### design/flow/config.mk
export PLATFORM = sky130hd
export DESIGN_NAME = ANITA3_simple_trigger
export DESIGN_NICKNAME = ANITA3_simple_trigger
export VERILOG_FILES = /design/flow/design.v
export SDC_FILE = /design/flow/constraint.sdc
export NUM_CORES = 4
export LEC_CHECK = 0
export CAP_MARGIN = 35
export CORE_MARGIN = 2
export CORE_UTILIZATION = 70
export CTS_CLUSTER_SIZE = 16
export MAX_ROUTING_LAYER = met5
export PLACE_DENSITY_LB_ADDON = 0.0
export SETUP_SLACK_MARGIN = 0.44
export SLEW_MARGIN = 10
### design/flow/constraint.sdc
create_clock -name core_clock -period 1.49 [get_ports {clk250_i}]
set_input_delay 0.2980 -clock core_clock [delete_from_list [all_inputs] [get_ports {clk250_i}]]
set_output_delay 0.2980 -clock core_clock [all_outputs]
set_load 0.01 [all_outputs]
### design/flow/design.v
`timescale 1ns / 1ps
module srl_oneshot(
		input clk250_i,
		input rst_i,
		input trig_i,
		output scal_o
    );
	parameter ONESHOT_LENGTH = 16;
	reg flag;
	reg [15:0] delay_line;
	always @(posedge clk250_i) begin
		if (rst_i) begin
			flag <= 0;
			delay_line <= {16{1'b0}};
		end else begin
			if (trig_i) flag <= 1;
			else if (delay_line[ONESHOT_LENGTH-1]) flag <= 0;
			delay_line <= {delay_line[14:0],trig_i};
		end
	end
	assign scal_o = flag;
endmodule
`timescale 1ns / 1ps
module srl_oneshot_with_ref(
		input clk250_i,
		input rst_i,
		input pulse_i,
		input trig_i,
		output mon_scal_o,
		output scal_o
    );
	parameter ONESHOT_LENGTH = 16;
	reg [1:0] mon_flag_reg;
	reg mon_flag;
	reg flag;
	reg [15:0] delay_line;
	reg [15:0] mon_delay_line;
	always @(posedge clk250_i) begin
		if (rst_i) begin
			mon_flag_reg <= 2'b00;
			mon_flag <= 0;
			mon_delay_line <= {16{1'b0}};
			flag <= 0;
			delay_line <= {16{1'b0}};
		end else begin
			mon_flag_reg <= {mon_flag_reg[0],flag & pulse_i};
			if (mon_flag_reg[0] && !mon_flag_reg[1]) mon_flag <= 1;
			else if (mon_delay_line[ONESHOT_LENGTH-1]) mon_flag <= 0;
			mon_delay_line <= {mon_delay_line[14:0],mon_flag_reg[0] && !mon_flag_reg[1]};
			if (trig_i) flag <= 1;
			else if (delay_line[ONESHOT_LENGTH-1]) flag <= 0;
			delay_line <= {delay_line[14:0],trig_i};
		end
	end
	assign scal_o = flag;
	assign mon_scal_o = mon_flag;
endmodule
`timescale 1ns / 1ps
module ANITA3_trigger_holdoff(
		input clk250_i,
		input rst_i,
		input trig_i,
		output holdoff_o
    );
	reg holdoff_div_2;
	reg [3:0] holdoff_counter;
	wire [4:0] holdoff_counter_plus_one = holdoff_counter + 1;
	reg trigger_holdoff;
	reg clear_holdoff;
	always @(posedge clk250_i) begin
		if (rst_i) begin
			trigger_holdoff <= 0;
			holdoff_div_2 <= 0;
			holdoff_counter <= {4{1'b0}};
			clear_holdoff <= 0;
		end else begin
			if (clear_holdoff) trigger_holdoff <= 0;
			else if (trig_i) trigger_holdoff <= 1;
			if (!trigger_holdoff) holdoff_div_2 <= 0;
			else holdoff_div_2 <= ~holdoff_div_2;
			if (!trigger_holdoff) holdoff_counter <= {4{1'b0}};
			else if (holdoff_div_2) holdoff_counter <= holdoff_counter_plus_one;
			clear_holdoff <= holdoff_counter_plus_one[4];
		end
	end
	assign holdoff_o = trigger_holdoff;
endmodule
`timescale 1ns / 1ps
module ANITA3_simple_trigger_map(
		clk250_i,
		rst_i,
		L1_i,
		mask_i,
		V_pol_phi_o,
		H_pol_phi_o
    );
	parameter NUM_SURFS = 12;
	parameter NUM_TRIG = 4;
	parameter NUM_PHI = 16;
	input clk250_i;
	input rst_i;
	input [NUM_SURFS*NUM_TRIG-1:0] L1_i;
	input [2*NUM_PHI-1:0] mask_i;
	output [NUM_PHI-1:0] V_pol_phi_o;
	output [NUM_PHI-1:0] H_pol_phi_o;
	wire [NUM_PHI-1:0] V_pol_phi_in;
	wire [NUM_PHI-1:0] H_pol_phi_in;
	wire [NUM_TRIG-1:0] SURF_L1[NUM_SURFS-1:0];
	generate
		genvar s;
		for (s=0;s<NUM_SURFS;s=s+1) begin : SL
			assign SURF_L1[s] = L1_i[4*s +: 4];
		end
	endgenerate
	wire [NUM_PHI-1:0] V_pol_mask = mask_i[0 +: NUM_PHI];
	wire [NUM_PHI-1:0] H_pol_mask = mask_i[NUM_PHI +: NUM_PHI];
	reg [NUM_PHI-1:0] V_pol_phi_reg;
	reg [NUM_PHI-1:0] H_pol_phi_reg;
	reg [NUM_PHI-1:0] V_pol_phi_pipe;
	reg [NUM_PHI-1:0] H_pol_phi_pipe;
	assign V_pol_phi_in[0] = SURF_L1[2][0];
	assign V_pol_phi_in[4] = SURF_L1[2][1];
	assign H_pol_phi_in[0] = SURF_L1[2][2];
	assign H_pol_phi_in[4] = SURF_L1[2][3];
	assign V_pol_phi_in[2] = SURF_L1[3][0];
	assign V_pol_phi_in[6] = SURF_L1[3][1];
	assign H_pol_phi_in[2] = SURF_L1[3][2];
	assign H_pol_phi_in[6] = SURF_L1[3][3];
	assign V_pol_phi_in[1] = SURF_L1[4][0];
	assign V_pol_phi_in[5] = SURF_L1[4][1];
	assign H_pol_phi_in[1] = SURF_L1[4][2];
	assign H_pol_phi_in[5] = SURF_L1[4][3];
	assign V_pol_phi_in[3] = SURF_L1[5][0];
	assign V_pol_phi_in[7] = SURF_L1[5][1];
	assign H_pol_phi_in[3] = SURF_L1[5][2];
	assign H_pol_phi_in[7] = SURF_L1[5][3];
	assign V_pol_phi_in[15] = SURF_L1[6][0];
	assign V_pol_phi_in[11] = SURF_L1[6][1];
	assign H_pol_phi_in[15] = SURF_L1[6][2];
	assign H_pol_phi_in[11] = SURF_L1[6][3];
	assign V_pol_phi_in[13] = SURF_L1[7][0];
	assign V_pol_phi_in[9] = SURF_L1[7][1];
	assign H_pol_phi_in[13] = SURF_L1[7][2];
	assign H_pol_phi_in[9] = SURF_L1[7][3];
	assign V_pol_phi_in[14] = SURF_L1[8][0];
	assign V_pol_phi_in[10] = SURF_L1[8][1];
	assign H_pol_phi_in[14] = SURF_L1[8][2];
	assign H_pol_phi_in[10] = SURF_L1[8][3];
	assign V_pol_phi_in[12] = SURF_L1[9][0];
	assign V_pol_phi_in[8] = SURF_L1[9][1];
	assign H_pol_phi_in[12] = SURF_L1[9][2];
	assign H_pol_phi_in[8] = SURF_L1[9][3];
	generate
		genvar j;
		for (j=0;j<NUM_PHI;j=j+1) begin : PHI
			always @(posedge clk250_i) begin : IFF
				if (rst_i) V_pol_phi_reg[j] <= 0;
				else if (V_pol_mask[j]) V_pol_phi_reg[j] <= 0;
				else V_pol_phi_reg[j] <= V_pol_phi_in[j];
				if (rst_i) H_pol_phi_reg[j] <= 0;
				else if (H_pol_mask[j]) H_pol_phi_reg[j] <= 0;
				else H_pol_phi_reg[j] <= H_pol_phi_in[j];
			end
		end
	endgenerate
	always @(posedge clk250_i) begin
		if (rst_i) begin
			V_pol_phi_pipe <= {NUM_PHI{1'b0}};
			H_pol_phi_pipe <= {NUM_PHI{1'b0}};
		end else begin
			V_pol_phi_pipe <= V_pol_phi_reg;
			H_pol_phi_pipe <= H_pol_phi_reg;
		end
	end
	assign V_pol_phi_o = V_pol_phi_pipe;
	assign H_pol_phi_o = H_pol_phi_pipe;
endmodule
`timescale 1ns / 1ps
module ANITA3_simple_trigger( clk250_i,
										rst_i,
										L1_i,
										trig_o,
										scal_o,
										scal_L1_o,
										disable_i,
										refpulse_i,
										mon_scal_o,
										ant_mask_i,
										phi_mask_i,
										phi_o,
										count_o
										);
   parameter NUM_SURFS = 12;
   parameter NUM_TRIG = 4;
   parameter NUM_HOLD = 4;   
	parameter NUM_PHI = 16;
   input clk250_i;
	input rst_i;
   input [NUM_SURFS*NUM_TRIG-1:0] L1_i;
	input [2*NUM_PHI-1:0] ant_mask_i;
	input [2*NUM_PHI-1:0] phi_mask_i;
   output 			  trig_o;
	output [2*NUM_PHI-1:0] phi_o;
	output [2*NUM_PHI-1:0] scal_o;
	output [2*NUM_PHI-1:0] scal_L1_o;
	input refpulse_i;
	output [2*NUM_PHI-1:0] mon_scal_o;
	output [7:0] count_o;
	input disable_i;
	wire [NUM_PHI-1:0] V_pol_phi;
	wire [NUM_PHI-1:0] H_pol_phi;
	ANITA3_simple_trigger_map u_map(.clk250_i(clk250_i),
											  .rst_i(rst_i),
											  .mask_i(ant_mask_i),
											  .L1_i(L1_i),
											  .V_pol_phi_o(V_pol_phi),
											  .H_pol_phi_o(H_pol_phi));
	reg [NUM_PHI-1:0] V_pol_trig;
	reg [NUM_PHI-1:0] H_pol_trig;
	reg [NUM_PHI-1:0] V_pol_phi_del;
	reg [NUM_PHI-1:0] H_pol_phi_del;
	reg [NUM_PHI-1:0] V_pol_hold;
	reg [NUM_PHI-1:0] H_pol_hold;
	reg [NUM_PHI-1:0] V_pol_pat;
	reg [NUM_PHI-1:0] H_pol_pat;	
	reg H_rf_trigger;
	reg V_rf_trigger;
	reg rf_trigger;
	reg [1:0] raw_rf_trigger;
	wire trigger_holdoff;
	reg [7:0] raw_rf_count;
	reg rf_count_flag;
	reg [7:0] rf_count;	
	reg trig_disable;
	generate
		genvar i;
		for (i=0;i<NUM_PHI;i=i+1) begin : RF_TRIG
			srl_oneshot l1v_scaler(.clk250_i(clk250_i),.rst_i(rst_i),.trig_i(V_pol_phi[i]), 
													.scal_o(scal_L1_o[i]));
			srl_oneshot l1h_scaler(.clk250_i(clk250_i),.rst_i(rst_i),.trig_i(H_pol_phi[i]), 
													.scal_o(scal_L1_o[NUM_PHI+i]));
			srl_oneshot_with_ref v_scaler(.clk250_i(clk250_i),.rst_i(rst_i),.trig_i(V_pol_trig[i]),.pulse_i(refpulse_i), 
													.scal_o(scal_o[i]), .mon_scal_o(mon_scal_o[i]));
			srl_oneshot_with_ref h_scaler(.clk250_i(clk250_i),.rst_i(rst_i),.trig_i(H_pol_trig[i]),.pulse_i(refpulse_i), 
													.scal_o(scal_o[NUM_PHI+i]), .mon_scal_o(mon_scal_o[NUM_PHI+i]));
			always @(posedge clk250_i) begin
				if (rst_i) begin
					V_pol_trig[i] <= 1'b0;
					H_pol_trig[i] <= 1'b0;
				end else begin
				V_pol_trig[i] <= ((V_pol_phi[i]) && (V_pol_phi[(i+1)%NUM_PHI])) && !phi_mask_i[i];  
				H_pol_trig[i] <= ((H_pol_phi[i]) && (H_pol_phi[(i+1)%NUM_PHI])) && !phi_mask_i[NUM_PHI+i];	
				end
				end
		end
	endgenerate
	always @(posedge clk250_i) begin
		if (rst_i) begin
			trig_disable <= 0;
			V_pol_phi_del <= {NUM_PHI{1'b0}};
			H_pol_phi_del <= {NUM_PHI{1'b0}};
			H_pol_hold <= {NUM_PHI{1'b0}};
			V_pol_hold <= {NUM_PHI{1'b0}};
			H_pol_pat <= {NUM_PHI{1'b0}};
			V_pol_pat <= {NUM_PHI{1'b0}};
			H_rf_trigger <= 0;
			V_rf_trigger <= 0;
			rf_trigger <= 0;
			raw_rf_trigger <= {2{1'b0}};
			rf_count_flag <= 0;
			raw_rf_count <= {8{1'b0}};
			rf_count <= {8{1'b0}};
		end else begin
		trig_disable <= disable_i;
		V_pol_phi_del <= V_pol_phi;
		H_pol_phi_del <= H_pol_phi;
		H_pol_hold <= H_pol_phi_del;
		V_pol_hold <= V_pol_phi_del;
		if ((H_rf_trigger || V_rf_trigger) && !trigger_holdoff) H_pol_pat <= H_pol_hold;
		if ((H_rf_trigger || V_rf_trigger) && !trigger_holdoff) V_pol_pat <= V_pol_hold;		
		H_rf_trigger <= |H_pol_trig;
		V_rf_trigger <= |V_pol_trig;
		rf_trigger <= (H_rf_trigger | V_rf_trigger) && !trigger_holdoff && !trig_disable;
		raw_rf_trigger <= {raw_rf_trigger[0],(H_rf_trigger | V_rf_trigger)};
		rf_count_flag <= (raw_rf_trigger[0] && !raw_rf_trigger[1]);
		if (rf_count_flag) raw_rf_count <= raw_rf_count + 1;
		if (rf_count_flag && trigger_holdoff) rf_count <= raw_rf_count;
			end
	end
	ANITA3_trigger_holdoff u_rf_holdoff(.clk250_i(clk250_i),
													.rst_i(rst_i),
													.trig_i(V_rf_trigger | H_rf_trigger),
													.holdoff_o(trigger_holdoff));
	assign trig_o = rf_trigger;
	assign phi_o = {H_pol_pat,V_pol_pat};
	assign count_o = rf_count;
endmodule
### design/flow/run.sh
#!/bin/bash
# the make line also repeats each setting of config.mk as NAME=value (left out here)
make -C /OpenROAD-flow-scripts/flow DESIGN_CONFIG=/design/flow/config.mk WORK_HOME=/design/flow/orfs CLKGATE_MAP_FILE= finish
==> qor.csv, run 1 <==
stage,metric,value,unit
sta,Final Hold Vio Count,0,
grt,total global-route track usage,0.232,
power,Reg power frac,0.527,
worst_hold_path,Hold Path Stages,3,
cts,Clock Pin Slew Worst Setup and Hold Paths,80,ps
sta,Rel. slew slack,0.644,
floorplanning,num ports,253,
power,clock network power share,0.454,
cells_and_area,fin nets,4746,
synthesis,fa+ha+maj area frac,0.000477,
sta,Tcrit/Tclk final,1.02,
power,Sw Share,0.200,
routing,via count,27127,
power,Flop+latch power,49.7,mW
worst_setup_path,"Arr. time, crit path",1220,ps
worst_setup_path,Worst R2R Setup Slack,200,ps
sta,PnR worst setup slack,-28.0,ps
job,tool warnings,46,
worst_setup_path,reg-to-reg startpoint,V_rf_trigger$_SDFF_PP0_,
worst_setup_path,WS Path Type,flop to output port,
power,Design Power,94.3,mW
placement,hpwl dp,50.0,mm
synthesis,Top logic family,simple AND/OR/NAND/NOR gates,
synthesis,cell count in the Yosys report,4322,
job,Max Cap Violations,0,
power,Clock net power,42.9,mW
cells_and_area,Area growth syn-to-layout,20.3,%
worst_setup_path,worst-path cell chain,buf_6,
cells_and_area,post-layout instance area,0.0630,mm2
routing,Initial DRC Count,1122,
worst_setup_path,number of buffers and inverters on the critical path,1,
power,leakage power,27.1,nW
cts,TritonCTS clock tree,yes,
synthesis,"mux frac, synth",0.000382,
routing,Avg WL per Cell,15.7,um
cts,CTS Buf Count,164,
outcome,SO Faults,negative setup slack,
synthesis,post-synth area from yosys stat,0.0524,mm2
synthesis,Yosys Warn Count,5,
grt,Congestion Overflow GR,0,
grt,initial antenna violation count,11,
grt,first-pass GRT wire length,142,mm
synthesis,ys flop type,dfxtp_1,
routing,Routed WL,89.8,mm
worst_setup_path,R2R Path End,V_pol_pat[7]$_SDFFE_PP0P_,
worst_setup_path,CP peak stage delay,360,ps
synthesis,Post-synth EDFFs,0,
synthesis,most instantiated library cell after synthesis,dfxtp_1,
floorplanning,total die area,0.0771,mm2
cells_and_area,Final Util,0.848,
power,largest power group,sequential cells,
routing,DR vias/cell,4.74,
cts,clock sink count,1854,
worst_setup_path,critical path depth in cells,1,
grt,number of global-route vias before repair,27064,
power,Cell Int Power,75.5,mW
cts,Skew-Pair Late Insertion Delay,740,ps
cts,clk buf depth,3,
power,Comb group,1.74,mW
synthesis,Largest type area fraction,0.708,
synthesis,Post-synth ARST share,0,
worst_setup_path,crit-path max FO,2,
synthesis,AO/OA Area Share,0.0143,
worst_hold_path,Worst Hold Class,input pin to flop,
synthesis,Cell Type Count,31,
synthesis,Synth top cells by count,"dfxtp_1, nor2b_1, and2b_1",
sta,fin crit period,1520,ps
placement,routability cong.,0.740,
synthesis,mapped cell area,0.0524,mm2
power,Psw,18.8,mW
sta,worst-margin pin slew,533,ps
synthesis,simple-gate share of the synthesized area,0.239,
sta,fin. max-slew vios,0,
floorplanning,Die Y,278,um
power,combinational share of power,0.018,
sta,hold_ws,69.9,ps
sta,RSZ-0062 raised after global routing,yes,
cells_and_area,final instance count without filler cells,5726,
worst_hold_path,Hold Crit Start,rst_i,
worst_hold_path,hold worst-path end,RF_TRIG[15].v_scaler.delay_line[10]$_SDFF_PP0_,
worst_setup_path,CP Launch Type,flop,
floorplanning,die span in x,278,um
worst_setup_path,Critical Path Sink Type,output port,
placement,placed cells,5336,
synthesis,Synth area leaders,"dfxtp_1, nor2b_1, and2b_1",
synthesis,Mapped Nets,4440,
placement,port bufs,236,
synthesis,"area leader, netlist",dfxtp_1,
sta,skew final,20.4,ps
power,pwr/cell area,1500,mW/mm2
synthesis,Post-synth regs,1854,
routing,DRC,0,
floorplanning,FP Util,0.705,
cts,root buffer cell,clkbuf_16,
routing,DRT Pass-1 Iters,4,
synthesis,Synth Area per Inst,12.1,um2
worst_setup_path,Worst R2R Path Depth,5,
floorplanning,site row count,100,
worst_setup_path,crit path from,H_pol_pat[14]$_SDFFE_PP0P_,
worst_setup_path,slowest CP cell,dfxtp_2,
worst_setup_path,"Req. time, crit path",1190,ps
sta,setup_tns,-239,ps
grt,largest net degree at the start of global routing,69,
floorplanning,Core Area,0.0743,mm2
worst_setup_path,Top delay family on crit path,flip-flops,
sta,fmax,659,MHz
sta,final setup vio count,24,
worst_setup_path,Critical Path Sink,phi_o[30],
synthesis,"Seq share, synth",0.708,
synthesis,Mapped Cells,4322,
outcome,status,"complete, but fails checks",
power,Peak VDD IR,1.30,mV
cts,H-Tree Depth,4,
synthesis,xor+xnor area frac,0.00117,
placement,placed cell area,0.0556,mm2
routing,Routed Antenna Nets,0,
placement,Place WS,42.6,ps
==> routing by layer <==
metal / vias to the layer above / routed length [um] / global-route usage
met3: 166 / 4300 / 0.0494
li1: 13751 / - / -
met4: 6 / 2240 / 0.0773
met5: - / 38 / 0
met2: 440 / 41300 / 0.368
met1: 12764 / 42000 / 0.319
==> layout make-up <==
class / count / area (um2)
Antenna cell: 1 / 2.50
Clock buffer: 248 / 4950
Clock inverter: 46 / 661
Fill cell: 3825 / 11300
Inverter: 65 / 244
Multi-Input combinational cell: 2102 / 13900
Sequential cell: 1854 / 37400
Tap cell: 969 / 1210
Timing Repair Buffer: 441 / 4670
==> timing repair <==
action	CTS	global route
pin swaps	32	50
resized	965	94
buffers inserted	53	35
setup endpoints to repair	181	187
gates cloned	5	1
hold buffers	1	0
endpoints found under the hold margin	4	0
==> inputs of run 2 (changes only) <==
CORE_UTILIZATION = 72   (was 70)
PLACE_DENSITY_LB_ADDON = 0.18   (was 0.0)
SETUP_SLACK_MARGIN = 1.17   (was 0.44)
clock period = 4.53 ns   (was 1.49 ns; I/O delays follow)
==> qor.csv, run 2 <==
stage,metric,value,unit
power,combinational share of power,0.015,
synthesis,fa+ha+maj area frac,0.000477,
placement,hpwl dp,45.8,mm
power,Reg power frac,0.542,
placement,routability cong.,0.757,
grt,Global Route met1 Usage,0.298,
power,Psw,6.04,mW
worst_setup_path,CP Launch Type,flop,
sta,PnR worst setup slack,1840,ps
worst_hold_path,Hold Crit Start,u_rf_holdoff.clear_holdoff$_SDFF_PP0_,
worst_setup_path,"Arr. time, crit path",1790,ps
floorplanning,total die area,0.0750,mm2
synthesis,most instantiated library cell after synthesis,dfxtp_1,
grt,"Most Used Layer, Global Route",met2,
sta,fmax,371,MHz
synthesis,Yosys Warn Count,5,
worst_setup_path,slowest CP cell,clkdlybuf4s50_1,
worst_setup_path,"Req. time, crit path",3620,ps
sta,final setup vio count,0,
synthesis,Post-synth EDFFs,0,
synthesis,simple-gate share of the synthesized area,0.239,
synthesis,Post-synth ARST share,0,
cts,Post-CTS Setup Bufs,0,
cts,Clock Pin Slew Worst Setup and Hold Paths,60,ps
power,Peak VDD IR,0.502,mV
synthesis,AO/OA Area Share,0.0143,
grt,number of global-route vias before repair,26387,
cells_and_area,Area growth syn-to-layout,14.1,%
grt,first-pass GRT wire length,135,mm
cts,Skew-Pair Late Insertion Delay,730,ps
worst_hold_path,Worst Hold Class,flop to flop,
routing,Initial DRC Count,1197,
cts,CTS Buf Count,161,
worst_setup_path,crit-path max FO,2,
synthesis,mapped cell area,0.0524,mm2
sta,Final Hold Vio Count,0,
cts,TritonCTS clock tree,yes,
synthesis,"area leader, netlist",dfxtp_1,
routing,Routed Antenna Nets,0,
power,Flop+latch power,16.4,mW
synthesis,Cell Type Count,31,
synthesis,Largest type area fraction,0.708,
cts,H-Tree Depth,4,
grt,initial antenna violation count,9,
power,Sw Share,0.200,
sta,RSZ-0062 raised after global routing,no,
worst_setup_path,Top delay family on crit path,buffers and inverters,
worst_setup_path,crit path from,H_pol_pat[6]$_SDFFE_PP0P_,
synthesis,Synth Area per Inst,12.1,um2
routing,via count,26200,
sta,worst-margin pin slew,839,ps
worst_hold_path,hold worst-path end,u_rf_holdoff.trigger_holdoff$_SDFFE_PP0P_,
synthesis,post-synth area from yosys stat,0.0524,mm2
worst_hold_path,Hold Path Stages,1,
job,Max Cap Violations,0,
synthesis,"mux frac, synth",0.000382,
worst_setup_path,CP peak stage delay,740,ps
worst_setup_path,Worst R2R Path Depth,4,
placement,Place WS,1790,ps
grt,Congestion Overflow GR,0,
routing,Routed WL,84.6,mm
worst_setup_path,critical path depth in cells,1,
synthesis,ys flop type,dfxtp_1,
routing,DRC,0,
floorplanning,die span in x,274,um
sta,skew final,17.5,ps
sta,fin. max-slew vios,0,
worst_setup_path,worst-path cell chain,clkdlybuf4s50_1,
power,Cell Int Power,24.2,mW
worst_setup_path,R2R Path End,H_pol_pat[11]$_SDFFE_PP0P_,
floorplanning,Die Y,274,um
routing,DR vias/cell,4.75,
floorplanning,FP Util,0.731,
power,pwr/cell area,505,mW/mm2
cts,clock sink count,1854,
sta,setup_tns,0,ps
power,Comb group,448,uW
placement,port bufs,236,
synthesis,Synth area leaders,"dfxtp_1, nor2b_1, and2b_1",
cts,post-cts sizing count,0,
synthesis,Post-synth regs,1854,
sta,fin crit period,2690,ps
worst_setup_path,Critical Path Sink,phi_o[22],
power,leakage power,25.2,nW
synthesis,Mapped Nets,4440,
worst_setup_path,Critical Path Sink Type,output port,
grt,M2 GR Usage,0.373,
grt,total global-route track usage,0.228,
floorplanning,site row count,98,
power,Clock net power,13.4,mW
cts,hold_buf cts,0,
routing,Avg WL per Cell,15.3,um
cts,root buffer cell,clkbuf_16,
floorplanning,num ports,253,
synthesis,Top logic family,simple AND/OR/NAND/NOR gates,
grt,met3 Track Usage GR,0.0535,
synthesis,cell count in the Yosys report,4322,
synthesis,xor+xnor area frac,0.00117,
cts,clk buf depth,3,
job,tool warnings,61,
grt,largest net degree at the start of global routing,229,
synthesis,"Seq share, synth",0.708,
worst_setup_path,WS Path Type,flop to output port,
worst_setup_path,number of buffers and inverters on the critical path,1,
worst_setup_path,Worst R2R Setup Slack,2570,ps
outcome,status,"complete, no violations",
synthesis,Mapped Cells,4322,
power,clock network power share,0.443,
floorplanning,Core Area,0.0717,mm2
sta,Rel. slew slack,0.435,
worst_setup_path,reg-to-reg startpoint,u_rf_holdoff.trigger_holdoff$_SDFFE_PP0P_,
cells_and_area,fin nets,4559,
routing,DRT Pass-1 Iters,5,
synthesis,Synth top cells by count,"dfxtp_1, nor2b_1, and2b_1",
power,largest power group,sequential cells,
sta,Tcrit/Tclk final,0.594,
[run 2: final cells by class]
type                            count  area, um2
Fill cell                        3808      11900
Clock inverter                     55        562
Clock buffer                      231       4700
Inverter                           65        244
Sequential cell                  1854      37100
Antenna cell                        2       5.00
Timing Repair Buffer              257       2600
Multi-Input combinational cell   2102      13400
Tap cell                          950       1190
[run 2: metal layers]
metal,wire length (um),vias up
met5,57,-
met4,1960,8
met3,4280,146
met2,39700,404
met1,38600,12315
li1,-,13327
[run 2: stage by stage]
step / total power [mW] / cell area [um2] / hold slack, ps / utilization / cells
finish: 30.2 / 59800 / 385 / 0.834 / 5516
global route: 31.1 / 59800 / 403 / 0.834 / 5514
CTS: 30.4 / 59800 / 387 / 0.834 / 5514
detailed placement: 17.2 / 54500 / 377 / 0.760 / 5228
global placement: 17.2 / 54500 / 371 / 0.760 / 5227
floorplan: 17.0 / 52400 / 365 / - / 4322
==> inputs of run 3 (changes only) <==
CAP_MARGIN = 20   (was 35)
CORE_UTILIZATION = 40   (was 72)
CTS_CLUSTER_SIZE = unset   (was 16)
MAX_ROUTING_LAYER = unset   (was met5)
PLACE_DENSITY_LB_ADDON = unset   (was 0.18)
SETUP_SLACK_MARGIN = unset   (was 1.17)
SLEW_MARGIN = 20   (was 10)
clock period = 1.69 ns   (was 4.53 ns; I/O delays follow)
==> qor.csv, run 3 <==
stage,metric,value,unit
worst_setup_path,crit-path max FO,2,
cts,root buffer cell,clkbuf_16,
power,clock network power share,0.475,
synthesis,Cell Type Count,31,
outcome,status,"complete, no violations",
sta,Tcrit/Tclk final,0.950,
routing,WL met2,35.3,mm
synthesis,Yosys Warn Count,5,
synthesis,Largest type area fraction,0.708,
power,Reg power frac,0.509,
sta,final setup vio count,0,
synthesis,fa+ha+maj area frac,0.000477,
routing,Avg WL per Cell,13.4,um
routing,DRT Pass-1 Iters,4,
synthesis,Synth area leaders,"dfxtp_1, nor2b_1, and2b_1",
placement,routability cong.,0.727,
synthesis,xor+xnor area frac,0.00117,
power,combinational share of power,0.016,
worst_setup_path,R2R Path End,H_rf_trigger$_SDFF_PP0_,
worst_setup_path,critical path depth in cells,1,
routing,via count,26462,
synthesis,Top logic family,simple AND/OR/NAND/NOR gates,
sta,Rel. slew slack,0.601,
sta,skew final,27.6,ps
floorplanning,die span in x,366,um
synthesis,mapped cell area,0.0524,mm2
power,largest power group,sequential cells,
power,Psw,17.6,mW
cts,Clock Pin Slew Worst Setup and Hold Paths,60,ps
power,leakage power,26.6,nW
worst_setup_path,Critical Path Sink,scal_L1_o[31],
grt,initial antenna violation count,10,
sta,fin. max-slew vios,0,
worst_setup_path,reg-to-reg startpoint,H_pol_trig[1]$_SDFF_PP0_,
cells_and_area,Area growth syn-to-layout,19.0,%
synthesis,post-synth area from yosys stat,0.0524,mm2
cells_and_area,fin nets,4666,
grt,first-pass GRT wire length,139,mm
worst_setup_path,worst-path cell chain,buf_6,
grt,largest net degree at the start of global routing,101,
floorplanning,total die area,0.134,mm2
synthesis,AO/OA Area Share,0.0143,
synthesis,Mapped Cells,4322,
cells_and_area,post-layout instance area,0.0624,mm2
synthesis,"area leader, netlist",dfxtp_1,
power,Sw Share,0.204,
worst_hold_path,hold worst-path end,u_map.V_pol_phi_reg[8]$_SDFF_PP0_,
sta,RSZ-0062 raised after global routing,no,
synthesis,Post-synth regs,1854,
routing,Routed WL,86.2,mm
worst_setup_path,number of buffers and inverters on the critical path,1,
grt,number of global-route vias before repair,25462,
cts,clock sink count,1854,
placement,hpwl dp,52.1,mm
synthesis,Synth top cells by count,"dfxtp_1, nor2b_1, and2b_1",
routing,Top Layer Used,met5,
floorplanning,site row count,132,
sta,PnR worst setup slack,84.9,ps
sta,worst-margin pin slew,598,ps
cts,clk buf depth,3,
cts,H-Tree Depth,4,
worst_hold_path,Worst Hold Class,input pin to flop,
synthesis,Synth Area per Inst,12.1,um2
worst_hold_path,Hold Crit Start,ant_mask_i[8],
power,Clock net power,41.0,mW
worst_hold_path,Hold Path Stages,2,
worst_setup_path,CP peak stage delay,340,ps
worst_setup_path,Worst R2R Setup Slack,230,ps
placement,placed cell area,0.0564,mm2
floorplanning,FP Util,0.404,
sta,fmax,623,MHz
routing,Routed Antenna Nets,0,
worst_setup_path,CP Launch Type,flop,
worst_setup_path,Top delay family on crit path,flip-flops,
synthesis,Post-synth EDFFs,0,
synthesis,most instantiated library cell after synthesis,dfxtp_1,
synthesis,"Seq share, synth",0.708,
grt,total global-route track usage,0.130,
cts,Skew-Pair Late Insertion Delay,770,ps
worst_setup_path,Critical Path Sink Type,output port,
routing,wire length on met1,43.4,mm
power,Flop+latch power,43.9,mW
power,Peak VDD IR,0.804,mV
floorplanning,num ports,253,
worst_setup_path,WS Path Type,flop to output port,
worst_setup_path,"Req. time, crit path",1350,ps
job,Max Cap Violations,0,
cts,CTS Buf Count,183,
power,Design Power,86.3,mW
synthesis,cell count in the Yosys report,4322,
sta,setup_tns,0,ps
synthesis,Post-synth ARST share,0,
worst_setup_path,crit path from,RF_TRIG[15].l1h_scaler.flag$_SDFFE_PP0P_,
synthesis,simple-gate share of the synthesized area,0.239,
synthesis,ys flop type,dfxtp_1,
routing,DR vias/cell,4.11,
floorplanning,Die Y,366,um
synthesis,Mapped Nets,4440,
synthesis,"mux frac, synth",0.000382,
power,pwr/cell area,1380,mW/mm2
worst_setup_path,Worst R2R Path Depth,3,
routing,DRC,0,
job,tool warnings,46,
sta,fin crit period,1610,ps
worst_setup_path,"Arr. time, crit path",1270,ps
placement,port bufs,236,
power,Comb group,1.42,mW
power,Cell Int Power,68.7,mW
sta,Final Hold Vio Count,0,
grt,Congestion Overflow GR,0,
placement,Place WS,83.6,ps
routing,Initial DRC Count,1190,
floorplanning,Core Area,0.130,mm2
routing,met3 routed WL,5.68,mm
cts,TritonCTS clock tree,yes,
worst_setup_path,slowest CP cell,dfxtp_1,
## run 3: timing repair
action,CTS,global route
endpoints found under the setup margin,137,14
hold buffers,1,0
buffers inserted,11,0
resized,669,15
hold endpoints to repair,2,0
## run 3: metal layers
| metal | vias to the layer above | track usage |
|---|---|---|
| met2 | 449 | 0.187 |
| met1 | 12282 | 0.184 |
| met4 | 4 | 0.0434 |
| li1 | 13577 | - |
| met3 | 150 | 0.0397 |
| met5 | - | 0 |
## run 3: cell type report
type,instances,area [um2]
clock buffers,258,5330
multi-input cells,2102,13400
fillers,11738,67500
inverters,65,244
repair buffers,342,3080
diodes,3,7.51
well taps,1742,2180
clock inverters,74,916
flip-flops and latches,1854,37200
## run 3: per-stage QoR
step                utilization  cells  hold WS (ps)
global placement          0.435   6093           369
detailed placement        0.435   6093           372
finish                    0.480   6440          98.5
floorplan                     -   4322           365
global route              0.480   6437          31.9
CTS                       0.480   6437          17.3
==> inputs of run 4 (changes only) <==
ABC_AREA = 0   (was unset)
CELL_PAD_IN_SITES_DETAIL_PLACEMENT = 2   (was unset)
CELL_PAD_IN_SITES_GLOBAL_PLACEMENT = 3   (was unset)
CORE_ASPECT_RATIO = 1.75   (was unset)
CORE_MARGIN = 7   (was 2)
CORE_UTILIZATION = 68   (was 40)
CTS_CLUSTER_SIZE = 56   (was unset)
GPL_ROUTABILITY_DRIVEN = 0   (was unset)
GPL_TIMING_DRIVEN = 0   (was unset)
MIN_ROUTING_LAYER = met2   (was unset)
SLEW_MARGIN = 5   (was 20)
TNS_END_PERCENT = 95   (was unset)
clock period = 4.0 ns   (was 1.69 ns; I/O delays follow)
==> qor.csv, run 4 <==
stage,metric,value,unit
floorplanning,Die Y,381,um
outcome,Stop stage,global placement without I/O (3_1_place_gp_skip_io),
outcome,Tool Error,[ERROR GPL-0301] Utilization 122.302 % exceeds 100%.,
synthesis,Post-synth EDFFs,0,
synthesis,ys flop type,dfxtp_1,
synthesis,Synth area leaders,"dfxtp_1, nor2b_1, and2b_1",
synthesis,post-synth area from yosys stat,0.0524,mm2
synthesis,fa+ha+maj area frac,0.000477,
synthesis,"Seq share, synth",0.708,
synthesis,xor+xnor area frac,0.00117,
floorplanning,total die area,0.0854,mm2
synthesis,Cell Type Count,31,
synthesis,Largest type area fraction,0.708,
synthesis,Mapped Cells,4322,
synthesis,"area leader, netlist",dfxtp_1,
synthesis,Top logic family,simple AND/OR/NAND/NOR gates,
outcome,status,did not finish,
synthesis,Post-synth ARST share,0,
floorplanning,Core Area,0.0763,mm2
floorplanning,die span in x,224,um
floorplanning,FP Util,0.687,
synthesis,Post-synth regs,1854,
synthesis,Synth top cells by count,"dfxtp_1, nor2b_1, and2b_1",
floorplanning,site row count,134,
synthesis,simple-gate share of the synthesized area,0.239,
synthesis,cell count in the Yosys report,4322,
synthesis,AO/OA Area Share,0.0143,
synthesis,most instantiated library cell after synthesis,dfxtp_1,
synthesis,"mux frac, synth",0.000382,
synthesis,Mapped Nets,4440,
synthesis,mapped cell area,0.0524,mm2
synthesis,Yosys Warn Count,5,
synthesis,Synth Area per Inst,12.1,um2
==> inputs of run 5 (changes only) <==
ABC_AREA = unset   (was 0)
CELL_PAD_IN_SITES_DETAIL_PLACEMENT = unset   (was 2)
CELL_PAD_IN_SITES_GLOBAL_PLACEMENT = unset   (was 3)
CORE_ASPECT_RATIO = unset   (was 1.75)
CORE_MARGIN = 2   (was 7)
CORE_UTILIZATION = 72   (was 68)
CTS_CLUSTER_DIAMETER = 395   (was unset)
CTS_CLUSTER_SIZE = 31   (was 56)
GPL_ROUTABILITY_DRIVEN = unset   (was 0)
GPL_TIMING_DRIVEN = unset   (was 0)
MIN_ROUTING_LAYER = unset   (was met2)
PLACE_DENSITY_LB_ADDON = 0.0   (was unset)
SETUP_SLACK_MARGIN = 0.19   (was unset)
SLEW_MARGIN = 20   (was 5)
TNS_END_PERCENT = unset   (was 95)
clock period = 1.49 ns   (was 4.0 ns; I/O delays follow)
==> qor.csv, run 5 <==
stage,metric,value,unit
outcome,status,"complete, no violations",
floorplanning,Core Area,0.0717,mm2
floorplanning,site row count,98,
synthesis,AO/OA Area Share,0.0143,
worst_setup_path,"Req. time, crit path",1190,ps
synthesis,fa+ha+maj area frac,0.000477,
worst_hold_path,Hold Crit Start,rst_i,
synthesis,Post-synth ARST share,0,
worst_setup_path,"Arr. time, crit path",1140,ps
sta,Final Hold Vio Count,0,
cts,CTS Buf Count,69,
synthesis,most instantiated library cell after synthesis,dfxtp_1,
worst_setup_path,CP Launch Type,flop,
worst_setup_path,Worst R2R Path Depth,3,
worst_setup_path,crit path from,H_pol_pat[14]$_SDFFE_PP0P_,
cts,root buffer cell,clkbuf_16,
cts,clk buf depth,3,
grt,number of global-route vias before repair,25018,
power,Clock net power,22.4,mW
routing,DRC,0,
synthesis,Post-synth EDFFs,0,
worst_hold_path,Worst Hold Class,input pin to flop,
cells_and_area,Fillers,4324,
sta,skew final,17.1,ps
worst_setup_path,crit-path max FO,2,
sta,worst-margin pin slew,559,ps
synthesis,Cell Type Count,31,
worst_setup_path,Top delay family on crit path,flip-flops,
routing,Avg WL per Cell,14.6,um
worst_setup_path,critical path depth in cells,1,
floorplanning,die span in x,274,um
routing,DR vias/cell,4.74,
synthesis,post-synth area from yosys stat,0.0524,mm2
cells_and_area,logic area,0.0134,mm2
cells_and_area,register area,0.0373,mm2
synthesis,simple-gate share of the synthesized area,0.239,
grt,first-pass GRT wire length,127,mm
sta,Rel. slew slack,0.627,
floorplanning,total die area,0.0750,mm2
cells_and_area,fin nets,4581,
grt,initial antenna violation count,8,
synthesis,ys flop type,dfxtp_1,
floorplanning,Die Y,274,um
power,combinational share of power,0.021,
synthesis,"mux frac, synth",0.000382,
floorplanning,FP Util,0.731,
routing,Routed WL,79.3,mm
worst_setup_path,reg-to-reg startpoint,H_pol_trig[1]$_SDFF_PP0_,
sta,setup_tns,0,ps
sta,Tcrit/Tclk final,0.964,
worst_setup_path,slowest CP cell,dfxtp_4,
floorplanning,num ports,253,
synthesis,"area leader, netlist",dfxtp_1,
worst_setup_path,Critical Path Sink Type,output port,
placement,port bufs,236,
worst_setup_path,worst-path cell chain,buf_6,
synthesis,mapped cell area,0.0524,mm2
worst_setup_path,CP peak stage delay,380,ps
power,largest power group,sequential cells,
routing,DRT Pass-1 Iters,5,
placement,hpwl dp,49.7,mm
worst_setup_path,Worst R2R Setup Slack,250,ps
job,tool warnings,45,
worst_hold_path,hold worst-path end,H_pol_hold[1]$_SDFF_PP0_,
placement,routability cong.,0.759,
cts,Skew-Pair Late Insertion Delay,640,ps
power,Sw Share,0.196,
worst_setup_path,WS Path Type,flop to output port,
routing,Initial DRC Count,1541,
routing,via count,25692,
power,Peak VDD IR,1.20,mV
sta,RSZ-0062 raised after global routing,yes,
synthesis,Mapped Nets,4440,
synthesis,cell count in the Yosys report,4322,
cts,TritonCTS clock tree,yes,
cts,H-Tree Depth,3,
sta,hold_ws,152,ps
synthesis,Yosys Warn Count,5,
sta,fin. max-slew vios,0,
synthesis,Synth top cells by count,"dfxtp_1, nor2b_1, and2b_1",
power,pwr/cell area,1270,mW/mm2
power,clock network power share,0.304,
worst_setup_path,Critical Path Sink,phi_o[30],
job,Max Cap Violations,0,
synthesis,Largest type area fraction,0.708,
grt,largest net degree at the start of global routing,94,
cts,Clock Pin Slew Worst Setup and Hold Paths,110,ps
power,leakage power,24.6,nW
routing,Routed Antenna Nets,0,
synthesis,Top logic family,simple AND/OR/NAND/NOR gates,
grt,Congestion Overflow GR,0,
cts,clock sink count,1854,
sta,fin crit period,1440,ps
synthesis,"Seq share, synth",0.708,
synthesis,Post-synth regs,1854,
sta,final setup vio count,0,
worst_hold_path,Hold Path Stages,3,
synthesis,Mapped Cells,4322,
power,Flop+latch power,49.7,mW
worst_setup_path,number of buffers and inverters on the critical path,1,
sta,fmax,696,MHz
grt,total global-route track usage,0.213,
worst_setup_path,R2R Path End,H_rf_trigger$_SDFF_PP0_,
power,Reg power frac,0.675,
synthesis,xor+xnor area frac,0.00117,
synthesis,Synth area leaders,"dfxtp_1, nor2b_1, and2b_1",
cells_and_area,Area growth syn-to-layout,10.5,%
synthesis,Synth Area per Inst,12.1,um2
power,Cell Int Power,59.2,mW
power,Psw,14.4,mW
power,Comb group,1.58,mW
## run 5: area by class of cell
class,instances,area share
Multi-Input combinational cell,2102,0.232
Inverter,65,0.00421
Clock inverter,1,0.000151
Antenna cell,2,0.0000864
Clock buffer,73,0.0315
Sequential cell,1854,0.644
Tap cell,950,0.0205
Timing Repair Buffer,371,0.0672
## run 5: metrics by stage
step                std cells  setup WS, ps  instance area, um2   util  total power [mW]
finish                   5418          53.9               57900  0.807              73.7
global route             5416         -4.94               57900  0.807              76.1
CTS                      5404          9.96               57800  0.805              74.3
detailed placement       5295          -107               55300  0.771              52.5
global placement         5295          -111               55300  0.771              52.4
floorplan                4322           331               52400      -              51.8
## run 5: timing repair
| action | CTS | global route |
|---|---|---|
| pin swaps | 0 | 2 |
| gates resized | 861 | 15 |
| buffers inserted | 35 | 12 |
| endpoints found under the setup margin | 138 | 148 |
| hold buffers | 0 | 0 |
## run 5: per-layer routing
layer	track usage	wire length (um)	up-vias
met5	0	41	-
met4	0.0440	1420	6
met2	0.344	35700	317
met3	0.0375	3220	101
li1	-	-	13243
met1	0.303	38800	12025
==> inputs of run 6 (changes only) <==
CORE_UTILIZATION = 23   (was 72)
CTS_CLUSTER_DIAMETER = unset   (was 395)
CTS_CLUSTER_SIZE = unset   (was 31)
PLACE_DENSITY_LB_ADDON = unset   (was 0.0)
SETUP_SLACK_MARGIN = unset   (was 0.19)
clock period = 5.05 ns   (was 1.49 ns; I/O delays follow)
==> qor.csv, run 6 <==
stage,metric,value,unit
routing,met3 routed WL,4.33,mm
floorplanning,total die area,0.232,mm2
sta,Tcrit/Tclk final,0.599,
grt,initial antenna violation count,32,
worst_setup_path,number of buffers and inverters on the critical path,1,
cells_and_area,final instance count without filler cells,7644,
job,tool warnings,64,
worst_setup_path,CP Launch Type,flop,
sta,Rel. slew slack,0.435,
cells_and_area,Final Util,0.281,
cts,TritonCTS clock tree,yes,
routing,via count,26132,
power,Clock net power,14.1,mW
worst_hold_path,Hold Crit Start,raw_rf_trigger[1]$_SDFF_PP0_,
sta,PnR worst setup slack,2030,ps
synthesis,xor+xnor area frac,0.00117,
job,Max Cap Violations,0,
cts,clock sink count,1854,
synthesis,Top logic family,simple AND/OR/NAND/NOR gates,
synthesis,Post-synth regs,1854,
synthesis,Synth area leaders,"dfxtp_1, nor2b_1, and2b_1",
placement,Place WS,2160,ps
worst_setup_path,"Req. time, crit path",4040,ps
placement,routability cong.,0.710,
worst_setup_path,critical path depth in cells,1,
power,combinational share of power,0.014,
synthesis,Largest type area fraction,0.708,
power,Sw Share,0.207,
cts,Skew-Pair Late Insertion Delay,810,ps
synthesis,Mapped Nets,4440,
sta,RSZ-0062 raised after global routing,no,
worst_setup_path,CP peak stage delay,630,ps
routing,DRC,0,
power,Flop+latch power,14.7,mW
cts,Clock Pin Slew Worst Setup and Hold Paths,60,ps
sta,final setup vio count,0,
sta,fmax,331,MHz
synthesis,Synth Area per Inst,12.1,um2
synthesis,cell count in the Yosys report,4322,
worst_hold_path,Hold Path Stages,1,
power,largest power group,sequential cells,
placement,hpwl dp,57.2,mm
routing,WL met2,43.1,mm
worst_setup_path,worst-path cell chain,clkdlybuf4s50_1,
sta,fin. max-slew vios,0,
grt,largest net degree at the start of global routing,204,
floorplanning,die span in x,481,um
synthesis,"mux frac, synth",0.000382,
synthesis,Synth top cells by count,"dfxtp_1, nor2b_1, and2b_1",
floorplanning,site row count,175,
synthesis,Post-synth ARST share,0,
worst_hold_path,Worst Hold Class,flop to flop,
placement,port bufs,236,
worst_setup_path,R2R Path End,V_pol_pat[7]$_SDFFE_PP0P_,
synthesis,Yosys Warn Count,5,
sta,fin crit period,3020,ps
outcome,status,"complete, no violations",
worst_setup_path,WS Path Type,flop to output port,
synthesis,"area leader, netlist",dfxtp_1,
floorplanning,Die Y,481,um
sta,setup_tns,0,ps
power,pwr/cell area,459,mW/mm2
routing,DR vias/cell,3.42,
cts,clk buf depth,3,
cells_and_area,fin nets,4586,
synthesis,most instantiated library cell after synthesis,dfxtp_1,
routing,Routed WL,92.6,mm
power,leakage power,25.8,nW
power,Reg power frac,0.503,
cells_and_area,Area growth syn-to-layout,21.5,%
synthesis,fa+ha+maj area frac,0.000477,
routing,Avg WL per Cell,12.1,um
cts,Post-CTS Setup Bufs,0,
synthesis,"Seq share, synth",0.708,
cts,CTS Buf Count,184,
power,Psw,6.05,mW
worst_setup_path,crit-path max FO,3,
grt,Congestion Overflow GR,0,
worst_setup_path,"Arr. time, crit path",2010,ps
cts,H-Tree Depth,4,
grt,total global-route track usage,0.0797,
synthesis,simple-gate share of the synthesized area,0.239,
worst_setup_path,crit path from,RF_TRIG[4].h_scaler.flag$_SDFFE_PP0P_,
synthesis,Cell Type Count,31,
routing,Initial DRC Count,1152,
worst_setup_path,reg-to-reg startpoint,u_rf_holdoff.trigger_holdoff$_SDFFE_PP0P_,
cells_and_area,Fillers,23191,
routing,wire length on met1,40.5,mm
cts,hold_buf cts,0,
power,Comb group,417,uW
floorplanning,num ports,253,
cts,root buffer cell,clkbuf_16,
worst_setup_path,Worst R2R Path Depth,4,
routing,Routed Antenna Nets,0,
cts,post-cts sizing count,0,
floorplanning,FP Util,0.231,
routing,DRT Pass-1 Iters,4,
sta,worst-margin pin slew,848,ps
power,clock network power share,0.483,
worst_setup_path,Critical Path Sink Type,output port,
worst_setup_path,slowest CP cell,clkdlybuf4s50_1,
synthesis,ys flop type,dfxtp_1,
floorplanning,Core Area,0.227,mm2
synthesis,Mapped Cells,4322,
power,Cell Int Power,23.2,mW
sta,hold_ws,368,ps
sta,Final Hold Vio Count,0,
synthesis,mapped cell area,0.0524,mm2
routing,Top Layer Used,met4,
synthesis,Post-synth EDFFs,0,
grt,first-pass GRT wire length,142,mm
synthesis,post-synth area from yosys stat,0.0524,mm2
synthesis,AO/OA Area Share,0.0143,
worst_setup_path,Top delay family on crit path,buffers and inverters,
power,Peak VDD IR,0.316,mV
grt,number of global-route vias before repair,24991,
worst_setup_path,Critical Path Sink,scal_o[20],
worst_setup_path,Worst R2R Setup Slack,3100,ps
worst_hold_path,hold worst-path end,rf_count_flag$_SDFF_PP0_,
sta,skew final,42.1,ps
placement,placed cells,7291,
[run 6: through the flow]
step	area, um2	power (mW)
after floorplan	52400	15.3
after global placement	57200	15.4
after detailed placement	57200	15.4
after CTS	63700	29.8
after global routing	63700	30.4
final	63700	29.2
[run 6: area by class of cell]
| type | count | area [um2] | share of cell area |
|---|---|---|---|
| multi-input cells | 2102 | 13400 | 0.211 |
| flip-flops and latches | 1854 | 37100 | 0.583 |
| clock inverters | 88 | 1240 | 0.0194 |
| clock buffers | 251 | 5210 | 0.0818 |
| diodes | 14 | 35.0 | 0.000550 |
| repair buffers | 261 | 2670 | 0.0419 |
| well taps | 3009 | 3760 | 0.0591 |
| inverters | 65 | 244 | 0.00383 |
[run 6: routing by layer]
metal | up-vias | global-route usage
li1 | 13438 | -
met1 | 12106 | 0.0943
met2 | 374 | 0.131
met3 | 214 | 0.0215
met4 | 0 | 0.0434
met5 | - | 0
==> inputs of run 7 (changes only) <==
CAP_MARGIN = 10   (was 20)
CELL_PAD_IN_SITES_DETAIL_PLACEMENT = 1   (was unset)
CELL_PAD_IN_SITES_GLOBAL_PLACEMENT = 1   (was unset)
CORE_ASPECT_RATIO = 1.99   (was unset)
CORE_MARGIN = 8   (was 2)
CORE_UTILIZATION = 70   (was 23)
CTS_CLUSTER_DIAMETER = 163   (was unset)
CTS_CLUSTER_SIZE = 16   (was unset)
GPL_ROUTABILITY_DRIVEN = 0   (was unset)
GPL_TIMING_DRIVEN = 0   (was unset)
HOLD_SLACK_MARGIN = 0.1   (was unset)
MAX_ROUTING_LAYER = met5   (was unset)
MIN_ROUTING_LAYER = met2   (was unset)
PLACE_DENSITY_LB_ADDON = 0.12   (was unset)
SETUP_SLACK_MARGIN = 0.91   (was unset)
SLEW_MARGIN = 10   (was 20)
TNS_END_PERCENT = 25   (was unset)
clock period = 4.75 ns   (was 5.05 ns; I/O delays follow)
==> qor.csv, run 7 <==
stage,metric,value,unit
outcome,status,did not finish,
outcome,Stop stage,detailed placement (3_5_place_dp),
outcome,Tool Error,[ERROR DPL-0033] detailed placement checks failed during check placement.,
synthesis,simple-gate share of the synthesized area,0.239,
synthesis,Synth area leaders,"dfxtp_1, nor2b_1, and2b_1",
synthesis,"mux frac, synth",0.000382,
synthesis,Post-synth regs,1854,
synthesis,Top logic family,simple AND/OR/NAND/NOR gates,
floorplanning,num ports,253,
synthesis,Synth Area per Inst,12.1,um2
synthesis,"area leader, netlist",dfxtp_1,
synthesis,Post-synth ARST share,0,
synthesis,xor+xnor area frac,0.00117,
synthesis,Mapped Cells,4322,
floorplanning,total die area,0.0844,mm2
synthesis,ys flop type,dfxtp_1,
synthesis,most instantiated library cell after synthesis,dfxtp_1,
synthesis,cell count in the Yosys report,4322,
floorplanning,die span in x,210,um
floorplanning,Core Area,0.0743,mm2
floorplanning,Die Y,402,um
floorplanning,site row count,141,
synthesis,Cell Type Count,31,
synthesis,AO/OA Area Share,0.0143,
placement,port bufs,236,
floorplanning,FP Util,0.706,
synthesis,post-synth area from yosys stat,0.0524,mm2
synthesis,Largest type area fraction,0.708,
synthesis,mapped cell area,0.0524,mm2
synthesis,Post-synth EDFFs,0,
synthesis,fa+ha+maj area frac,0.000477,
synthesis,Yosys Warn Count,5,
synthesis,"Seq share, synth",0.708,
synthesis,Mapped Nets,4440,
synthesis,Synth top cells by count,"dfxtp_1, nor2b_1, and2b_1",
## run 7: per-stage QoR
step	power, mW	std cells	setup WS, ps	hold slack [ps]
global placement	16.5	5559	1120	371
floorplan	16.2	4322	3000	365
==> inputs of run 8 (changes only) <==
ABC_AREA = 1   (was unset)
CAP_MARGIN = 0   (was 10)
CELL_PAD_IN_SITES_DETAIL_PLACEMENT = unset   (was 1)
CELL_PAD_IN_SITES_GLOBAL_PLACEMENT = unset   (was 1)
CORE_ASPECT_RATIO = 1.41   (was 1.99)
CORE_MARGIN = 2   (was 8)
CORE_UTILIZATION = 72   (was 70)
CTS_CLUSTER_DIAMETER = 400   (was 163)
CTS_CLUSTER_SIZE = 11   (was 16)
GPL_ROUTABILITY_DRIVEN = unset   (was 0)
GPL_TIMING_DRIVEN = unset   (was 0)
HOLD_SLACK_MARGIN = unset   (was 0.1)
MAX_ROUTING_LAYER = unset   (was met5)
MIN_ROUTING_LAYER = unset   (was met2)
PLACE_DENSITY = 0.42   (was unset)
PLACE_DENSITY_LB_ADDON = unset   (was 0.12)
SETUP_SLACK_MARGIN = -0.04   (was 0.91)
SLEW_MARGIN = 20   (was 10)
TNS_END_PERCENT = 20   (was 25)
clock period = 1.49 ns   (was 4.75 ns; I/O delays follow)
==> qor.csv, run 8 <==
stage,metric,value,unit
power,Clock net power,39.5,mW
cells_and_area,fin nets,6193,
worst_setup_path,Top delay family on crit path,flip-flops,
synthesis,Post-synth EDFFs,0,
cts,clk buf depth,3,
worst_setup_path,critical path depth in cells,1,
worst_setup_path,"Req. time, crit path",1190,ps
sta,worst-margin pin slew,585,ps
power,largest power group,sequential cells,
power,Sw Share,0.197,
synthesis,simple-gate share of the synthesized area,0.139,
sta,setup_tns,-204,ps
grt,number of global-route vias before repair,31430,
outcome,status,"complete, but fails checks",
sta,final setup vio count,18,
synthesis,cell count in the Yosys report,5881,
worst_hold_path,Hold Path Stages,3,
power,Cell Int Power,73.1,mW
synthesis,Post-synth regs,1854,
synthesis,Mapped Nets,5999,
cts,CTS Buf Count,186,
sta,RSZ-0062 raised after global routing,yes,
synthesis,xor+xnor area frac,0.000161,
worst_setup_path,Critical Path Sink,count_o[0],
grt,initial antenna violation count,3,
worst_setup_path,slowest CP cell,dfxtp_4,
sta,Tcrit/Tclk final,1.02,
routing,DRT Pass-1 Iters,5,
power,Flop+latch power,49.8,mW
cts,H-Tree Depth,4,
synthesis,AO/OA Area Share,0.0184,
floorplanning,site row count,119,
placement,hpwl dp,53.5,mm
worst_setup_path,CP peak stage delay,360,ps
cts,root buffer cell,clkbuf_16,
synthesis,Synth area leaders,"dfxtp_1, nor2_1, inv_1",
synthesis,Largest type area fraction,0.683,
worst_setup_path,Critical Path Sink Type,output port,
grt,Congestion Overflow GR,0,
synthesis,Synth top cells by count,"dfxtp_1, nor2_1, inv_1",
synthesis,fa+ha+maj area frac,0.000461,
cts,TritonCTS clock tree,yes,
power,Psw,17.9,mW
worst_hold_path,Hold Crit Start,disable_i,
synthesis,Mapped Cells,5881,
cells_and_area,final instance count without filler cells,7057,
worst_setup_path,number of buffers and inverters on the critical path,1,
routing,Routed WL,89.6,mm
job,tool warnings,55,
power,pwr/cell area,1480,mW/mm2
worst_setup_path,CP Launch Type,flop,
cts,Clock Pin Slew Worst Setup and Hold Paths,50,ps
grt,total global-route track usage,0.237,
routing,via count,31741,
floorplanning,total die area,0.0777,mm2
placement,placed cells,6848,
placement,routability cong.,0.778,
synthesis,"area leader, netlist",dfxtp_1,
power,Design Power,91.0,mW
synthesis,Synth Area per Inst,9.24,um2
synthesis,"mux frac, synth",0,
worst_setup_path,crit path from,rf_count[0]$_SDFFE_PP0P_,
cells_and_area,Area growth syn-to-layout,13.3,%
outcome,SO Faults,negative setup slack,
synthesis,Cell Type Count,25,
sta,fmax,661,MHz
worst_setup_path,"Arr. time, crit path",1210,ps
routing,Initial DRC Count,1719,
worst_setup_path,WS Path Type,flop to output port,
placement,Place WS,124,ps
power,clock network power share,0.434,
worst_setup_path,Worst R2R Setup Slack,220,ps
grt,first-pass GRT wire length,149,mm
routing,Routed Antenna Nets,0,
sta,fin. max-slew vios,0,
routing,Avg WL per Cell,12.7,um
synthesis,ys flop type,dfxtp_1,
job,Max Cap Violations,0,
synthesis,mapped cell area,0.0543,mm2
sta,skew final,18.7,ps
sta,Final Hold Vio Count,0,
worst_setup_path,reg-to-reg startpoint,V_rf_trigger$_SDFF_PP0_,
power,Peak VDD IR,1.19,mV
power,Reg power frac,0.547,
synthesis,Post-synth ARST share,0,
worst_hold_path,Worst Hold Class,input pin to flop,
synthesis,most instantiated library cell after synthesis,dfxtp_1,
power,Comb group,1.67,mW
routing,diode count,0,
sta,hold_ws,85.6,ps
routing,DRC,0,
sta,PnR worst setup slack,-22.5,ps
placement,port bufs,236,
power,leakage power,24.0,nW
sta,Rel. slew slack,0.610,
cts,clock sink count,1854,
synthesis,Yosys Warn Count,5,
sta,fin crit period,1510,ps
floorplanning,num ports,253,
power,combinational share of power,0.018,
floorplanning,Die Y,330,um
synthesis,post-synth area from yosys stat,0.0543,mm2
floorplanning,FP Util,0.727,
worst_hold_path,hold worst-path end,trig_disable$_SDFF_PP0_,
grt,largest net degree at the start of global routing,119,
synthesis,Top logic family,buffers and inverters,
worst_setup_path,crit-path max FO,2,
synthesis,"Seq share, synth",0.683,
cts,Skew-Pair Late Insertion Delay,740,ps
worst_setup_path,worst-path cell chain,buf_6,
cells_and_area,Fillers,4565,
routing,DR vias/cell,4.50,
worst_setup_path,Worst R2R Path Depth,5,
floorplanning,die span in x,235,um
worst_setup_path,R2R Path End,H_pol_pat[12]$_SDFFE_PP0P_,
floorplanning,Core Area,0.0747,mm2
-- run 8: routing by layer --
metal	GRT usage	part of all wire
met1	0.292	0.44
met2	0.414	0.49
met3	0.0530	0.048
met4	0.0784	0.021
met5	0	0.00041
-- run 8: layout make-up --
cell class | instances | area [um2] | share of cell area
clock buffers | 194 | 4850 | 0.0789
clock inverters | 8 | 76.3 | 0.00124
multi-input cells | 2084 | 8560 | 0.139
flip-flops and latches | 1854 | 37300 | 0.606
inverters | 1633 | 6130 | 0.0996
well taps | 968 | 1210 | 0.0197
repair buffers | 316 | 3420 | 0.0555
-- run 8: repair_timing --
action	4_1_cts	5_1_grt
endpoints found under the setup margin	137	76
cloned	0	0
hold buffers	1	0
setup buffers	5	1
hold endpoints to repair	79	0
gates resized	833	18
-- run 8: per-stage QoR --
step	area, um2	utilization
detailed placement	56300	0.753
finish	61600	0.823
floorplan	54300	-
CTS	61500	0.822
global route	61600	0.823
global placement	56300	0.753
==> inputs of run 9 (changes only) <==
CAP_MARGIN = 20   (was 0)
CORE_ASPECT_RATIO = unset   (was 1.41)
CORE_UTILIZATION = 68   (was 72)
CTS_CLUSTER_DIAMETER = unset   (was 400)
CTS_CLUSTER_SIZE = 98   (was 11)
PLACE_DENSITY = unset   (was 0.42)
SETUP_SLACK_MARGIN = unset   (was -0.04)
TNS_END_PERCENT = unset   (was 20)
clock period = 2.13 ns   (was 1.49 ns; I/O delays follow)
==> qor.csv, run 9 <==
stage,metric,value,unit
floorplanning,total die area,0.0822,mm2
power,Reg power frac,0.518,
power,combinational share of power,0.016,
worst_setup_path,Top delay family on crit path,buffers and inverters,
worst_setup_path,WS Path Type,flop to output port,
floorplanning,FP Util,0.688,
placement,routability cong.,0.768,
synthesis,AO/OA Area Share,0.0184,
synthesis,Cell Type Count,25,
floorplanning,num ports,253,
power,Psw,13.6,mW
worst_setup_path,number of buffers and inverters on the critical path,1,
grt,number of global-route vias before repair,29929,
sta,Final Hold Vio Count,0,
worst_setup_path,CP peak stage delay,570,ps
synthesis,fa+ha+maj area frac,0.000461,
routing,DRT Pass-1 Iters,6,
floorplanning,Core Area,0.0790,mm2
synthesis,Synth Area per Inst,9.24,um2
worst_setup_path,"Req. time, crit path",1700,ps
cells_and_area,Fillers,5412,
outcome,status,"complete, no violations",
power,clock network power share,0.466,
cells_and_area,Area growth syn-to-layout,14.1,%
synthesis,post-synth area from yosys stat,0.0543,mm2
synthesis,Post-synth ARST share,0,
placement,hpwl dp,49.8,mm
routing,Routed Antenna Nets,0,
synthesis,cell count in the Yosys report,5881,
sta,fin crit period,2070,ps
grt,initial antenna violation count,2,
job,tool warnings,63,
worst_hold_path,Hold Path Stages,3,
grt,Congestion Overflow GR,0,
sta,worst-margin pin slew,737,ps
sta,Tcrit/Tclk final,0.971,
synthesis,Largest type area fraction,0.683,
routing,DR vias/cell,4.33,
power,largest power group,sequential cells,
power,Sw Share,0.202,
cts,clock sink count,1854,
worst_setup_path,crit path from,V_pol_pat[4]$_SDFFE_PP0P_,
placement,Place WS,415,ps
power,Peak VDD IR,0.761,mV
power,leakage power,24.3,nW
cells_and_area,fin nets,6134,
worst_setup_path,worst-path cell chain,clkdlybuf4s50_1,
routing,DRC,0,
synthesis,Mapped Cells,5881,
synthesis,mapped cell area,0.0543,mm2
synthesis,simple-gate share of the synthesized area,0.139,
power,Clock net power,31.3,mW
routing,Avg WL per Cell,11.7,um
worst_setup_path,slowest CP cell,clkdlybuf4s50_1,
routing,Initial DRC Count,1498,
sta,Rel. slew slack,0.509,
power,pwr/cell area,1090,mW/mm2
grt,first-pass GRT wire length,141,mm
job,Max Cap Violations,0,
floorplanning,Die Y,287,um
sta,final setup vio count,0,
grt,largest net degree at the start of global routing,172,
synthesis,"Seq share, synth",0.683,
sta,fin. max-slew vios,0,
cts,root buffer cell,clkbuf_16,
synthesis,Post-synth EDFFs,0,
sta,RSZ-0062 raised after global routing,no,
routing,Routed WL,84.4,mm
worst_setup_path,"Arr. time, crit path",1640,ps
cts,Clock Pin Slew Worst Setup and Hold Paths,70,ps
synthesis,xor+xnor area frac,0.000161,
floorplanning,site row count,103,
synthesis,Top logic family,buffers and inverters,
synthesis,"mux frac, synth",0,
worst_setup_path,R2R Path End,H_pol_pat[14]$_SDFFE_PP0P_,
power,Cell Int Power,53.7,mW
synthesis,Synth top cells by count,"dfxtp_1, nor2_1, inv_1",
power,Comb group,1.08,mW
grt,total global-route track usage,0.210,
synthesis,"area leader, netlist",dfxtp_1,
worst_hold_path,Hold Crit Start,L1_i[10],
routing,via count,31194,
synthesis,Yosys Warn Count,5,
worst_setup_path,critical path depth in cells,1,
worst_setup_path,Worst R2R Path Depth,5,
worst_setup_path,Critical Path Sink Type,output port,
cts,H-Tree Depth,4,
power,Flop+latch power,34.8,mW
placement,port bufs,236,
cts,CTS Buf Count,169,
synthesis,most instantiated library cell after synthesis,dfxtp_1,
sta,skew final,23.1,ps
cts,Skew-Pair Late Insertion Delay,740,ps
worst_setup_path,CP Launch Type,flop,
worst_setup_path,Critical Path Sink,phi_o[4],
sta,setup_tns,0,ps
cts,clk buf depth,3,
synthesis,Synth area leaders,"dfxtp_1, nor2_1, inv_1",
cts,Post-CTS Setup Bufs,0,
sta,fmax,483,MHz
cts,TritonCTS clock tree,yes,
synthesis,Post-synth regs,1854,
worst_hold_path,Worst Hold Class,input pin to flop,
synthesis,Mapped Nets,5999,
power,Design Power,67.2,mW
synthesis,ys flop type,dfxtp_1,
worst_setup_path,crit-path max FO,2,
floorplanning,die span in x,287,um
sta,PnR worst setup slack,61.2,ps
worst_setup_path,Worst R2R Setup Slack,630,ps
worst_hold_path,hold worst-path end,u_map.H_pol_phi_reg[0]$_SDFF_PP0_,
worst_setup_path,reg-to-reg startpoint,H_rf_trigger$_SDFF_PP0_,
==> run 9: cell type report <==
cell class              instances  area (um2)  area share
inverters                    1633        6130      0.0990
flip-flops and latches       1854       37100       0.599
clock inverters                74        1100      0.0178
well taps                    1050        1310      0.0212
repair buffers                274        2840      0.0458
multi-input cells            2084        8560       0.138
diodes                          1        2.50   0.0000404
clock buffers                 239        4900      0.0792
==> run 9: timing repair <==
action,4_1_cts,5_1_grt
endpoints found under the setup margin,52,11
hold buffers,1,0
resized,52,11
endpoints found under the hold margin,7,0
==> run 9: per-stage QoR <==
step / utilization / hold slack (ps) / cells / cell area [um2]
6_report: 0.784 / 214 / 7209 / 62000
5_1_grt: 0.784 / 192 / 7208 / 62000
4_1_cts: 0.784 / 163 / 7208 / 61900
3_5_place_dp: 0.709 / 376 / 6894 / 56000
3_3_place_gp: 0.709 / 371 / 6894 / 56000
2_1_floorplan: - / 365 / 5881 / 54300
==> run 9: metal layers <==
layer / track usage / wire length (um) / vias to the layer above
li1: - / - / 16535
met4: 0.0690 / 1940 / 4
met5: 0 / 30 / -
met2: 0.345 / 39100 / 388
met3: 0.0475 / 3970 / 139
met1: 0.277 / 39300 / 14128
No activity file was given, so power comes from the tool's default toggle rates.
